==> 02-24 <==
Design top_button_handler, start of the top module:
module top_button_handler(
    input wire clk,
    input wire rst,
    input wire [3:0] btn,                
    input wire [3:0] sw_p,               
    input wire sw_au,                    
    input wire update_money,
    output reg [3:0] seg_0_data,         
    output reg [3:0] seg_1_data,         
    output reg [3:0] seg_2_data,         
    output reg [3:0] seg_3_data,          
    output wire rs, rw, en,
    output reg [3:0] led,
    output wire [7:0] data
);
==> flow/config.mk <==
export PLATFORM = sky130hd
export DESIGN_NAME = top_button_handler
export DESIGN_NICKNAME = top_button_handler
export VERILOG_FILES = /design/flow/design.v
export SDC_FILE = /design/flow/constraint.sdc
export NUM_CORES = 4
export LEC_CHECK = 0
export ABC_AREA = 0
export CAP_MARGIN = 20
export CELL_PAD_IN_SITES_GLOBAL_PLACEMENT = 0
export CORE_ASPECT_RATIO = 0.83
export CORE_MARGIN = 2
export CORE_UTILIZATION = 72
export CTS_CLUSTER_SIZE = 24
export GPL_ROUTABILITY_DRIVEN = 0
export GPL_TIMING_DRIVEN = 1
export MAX_ROUTING_LAYER = met5
export PLACE_DENSITY_LB_ADDON = 0.13
export SETUP_SLACK_MARGIN = 1.42
export SLEW_MARGIN = 20
export TNS_END_PERCENT = 5
==> flow/constraint.sdc <==
create_clock -name core_clock -period 9.97 [get_ports {clk}]
set_input_delay 1.9940 -clock core_clock [delete_from_list [all_inputs] [get_ports {clk}]]
set_output_delay 1.9940 -clock core_clock [all_outputs]
set_load 0.01 [all_outputs]
run.sh (not shown) runs the stock make flow with config.mk's settings and CLKGATE_MAP_FILE=.
==> 04-25: changes against 02-24 <==
==> flow/config.mk (replaced) <==
export PLATFORM = sky130hd
export DESIGN_NAME = top_button_handler
export DESIGN_NICKNAME = top_button_handler
export VERILOG_FILES = /design/flow/design.v
export SDC_FILE = /design/flow/constraint.sdc
export NUM_CORES = 4
export LEC_CHECK = 0
export ABC_AREA = 1
export CAP_MARGIN = 20
export CORE_MARGIN = 2
export CORE_UTILIZATION = 70
export CTS_CLUSTER_DIAMETER = 379
export CTS_CLUSTER_SIZE = 21
export SLEW_MARGIN = 20
==> flow/constraint.sdc (replaced) <==
create_clock -name core_clock -period 15.3 [get_ports {clk}]
set_input_delay 3.0600 -clock core_clock [delete_from_list [all_inputs] [get_ports {clk}]]
set_output_delay 3.0600 -clock core_clock [all_outputs]
set_load 0.01 [all_outputs]
==> 08-26: changes against 02-24 <==
==> flow/config.mk (replaced) <==
export PLATFORM = sky130hd
export DESIGN_NAME = top_button_handler
export DESIGN_NICKNAME = top_button_handler
export VERILOG_FILES = /design/flow/design.v
export SDC_FILE = /design/flow/constraint.sdc
export NUM_CORES = 4
export LEC_CHECK = 0
export ABC_AREA = 0
export CAP_MARGIN = 5
export CELL_PAD_IN_SITES_DETAIL_PLACEMENT = 1
export CELL_PAD_IN_SITES_GLOBAL_PLACEMENT = 0
export CORE_ASPECT_RATIO = 0.83
export CORE_MARGIN = 3
export CORE_UTILIZATION = 31
export CTS_CLUSTER_DIAMETER = 62
export CTS_CLUSTER_SIZE = 79
export GPL_ROUTABILITY_DRIVEN = 1
export GPL_TIMING_DRIVEN = 0
export HOLD_SLACK_MARGIN = -0.02
export MAX_ROUTING_LAYER = met4
export MIN_ROUTING_LAYER = met1
export PLACE_DENSITY_LB_ADDON = 0.13
export SETUP_SLACK_MARGIN = 2.14
export SLEW_MARGIN = 20
export TNS_END_PERCENT = 70
==> flow/constraint.sdc (replaced) <==
create_clock -name core_clock -period 32.1 [get_ports {clk}]
set_input_delay 6.4200 -clock core_clock [delete_from_list [all_inputs] [get_ports {clk}]]
set_output_delay 6.4200 -clock core_clock [all_outputs]
set_load 0.01 [all_outputs]
==> 05-18: changes against 02-24 <==
==> flow/config.mk (replaced) <==
export PLATFORM = sky130hd
export DESIGN_NAME = top_button_handler
export DESIGN_NICKNAME = top_button_handler
export VERILOG_FILES = /design/flow/design.v
export SDC_FILE = /design/flow/constraint.sdc
export NUM_CORES = 4
export LEC_CHECK = 0
export ABC_AREA = 1
export CAP_MARGIN = 40
export CELL_PAD_IN_SITES_DETAIL_PLACEMENT = 2
export CORE_MARGIN = 2
export CORE_UTILIZATION = 28
export CTS_CLUSTER_DIAMETER = 299
export GPL_ROUTABILITY_DRIVEN = 0
export GPL_TIMING_DRIVEN = 0
export MAX_ROUTING_LAYER = met5
export PLACE_DENSITY_LB_ADDON = 0.07
export SETUP_SLACK_MARGIN = 3.39
export SLEW_MARGIN = 20
export TNS_END_PERCENT = 65
==> flow/constraint.sdc (replaced) <==
create_clock -name core_clock -period 37.0 [get_ports {clk}]
set_input_delay 7.4000 -clock core_clock [delete_from_list [all_inputs] [get_ports {clk}]]
set_output_delay 7.4000 -clock core_clock [all_outputs]
set_load 0.01 [all_outputs]
==> impl_metrics.tcl <==
# yosys + openroad results
set metrics [dict create \
    grt_use_met1_pct 80.5 \
    die_width_um 257 \
    cts_buffers 45 \
    haltStage "global routing" \
    synth.logic.top_family "AND-OR/OR-AND gates" \
    top_cells_by_count "nor2_1, nand2_1, dfrtp_1, a21oi_1, o21ai_0" \
    yosysChipArea_um2 38200 \
    stop_error "[ERROR GRT-0116] Global routing finished with congestion. Check the congestion regions in the DRC Viewer." \
    cts_setup_buffers 84 \
    status "stopped before the end" \
    ys_sh_xor_pct 7.75 \
    yosys_cells 4642 \
    top_cell "nor2_1" \
]
(the above is from 02-24)
==> impl_metrics.tcl <==
# flow metrics
set metrics [dict create \
    status "failed layout checks" \
    so_faults "capacitance limit, slew limit, setup timing" \
    setup_slack_ns -6.83 \
    setup_viol 12 \
    die_width_um 238 \
    ys_sh_xor_pct 4.86 \
    yosysChipArea_um2 38300 \
    cts_setup_buffers 56 \
    cts_buffers 26 \
    top_cell "nand2_1" \
    yosys_cells 5311 \
    synth.logic.top_family "simple AND/OR/NAND/NOR gates" \
    drv_cap 1 \
    slew_viol_final 2 \
]
(the above is from 04-25)
==> impl_metrics.tcl <==
# flow metrics
set metrics [dict create \
    status "timing/DRC/antenna clean" \
    rsz0062_at_grt "false" \
    yosysChipArea_um2 38300 \
    cts_setup_buffers 0 \
    start_kind "flip-flop" \
    synth_area_um2 38300 \
    place_hpwl_um 115000 \
    yosys_cells 5311 \
    enable_flop_cells 0 \
    synth.logic.top_family "simple AND/OR/NAND/NOR gates" \
    rows 135 \
    postSynthCellCount 5311 \
    cts_buffers 61 \
    top_cells_by_count "nand2_1, inv_1, nor2_1, dfrtp_1, o21ai_0" \
    die_width_um 374 \
    grt_use_met1_pct 27.7 \
]
(the above is from 05-18)
==> impl_metrics.tcl <==
# flow metrics
set metrics [dict create \
    setup_tns_ns 0 \
    ys_sh_xor_pct 7.75 \
    min_path_type "reg -> reg" \
    cts_buffers 50 \
    status "timing/DRC/antenna clean" \
    clock_path_buffers 3 \
    synth.logic.top_family "AND-OR/OR-AND gates" \
    top_cells_by_count "nor2_1, nand2_1, dfrtp_1, a21oi_1, o21ai_0" \
    die_width_um 392 \
    yosysChipArea_um2 38200 \
    cts_setup_buffers 0 \
    synthAoiAreaFrac_pct 24.9 \
    final-clk-cell-share_pct 4.37 \
    yosys_cells 4642 \
    top_cell "nor2_1" \
    startpoint "counter[29]" \
]
(the above is from 08-26)
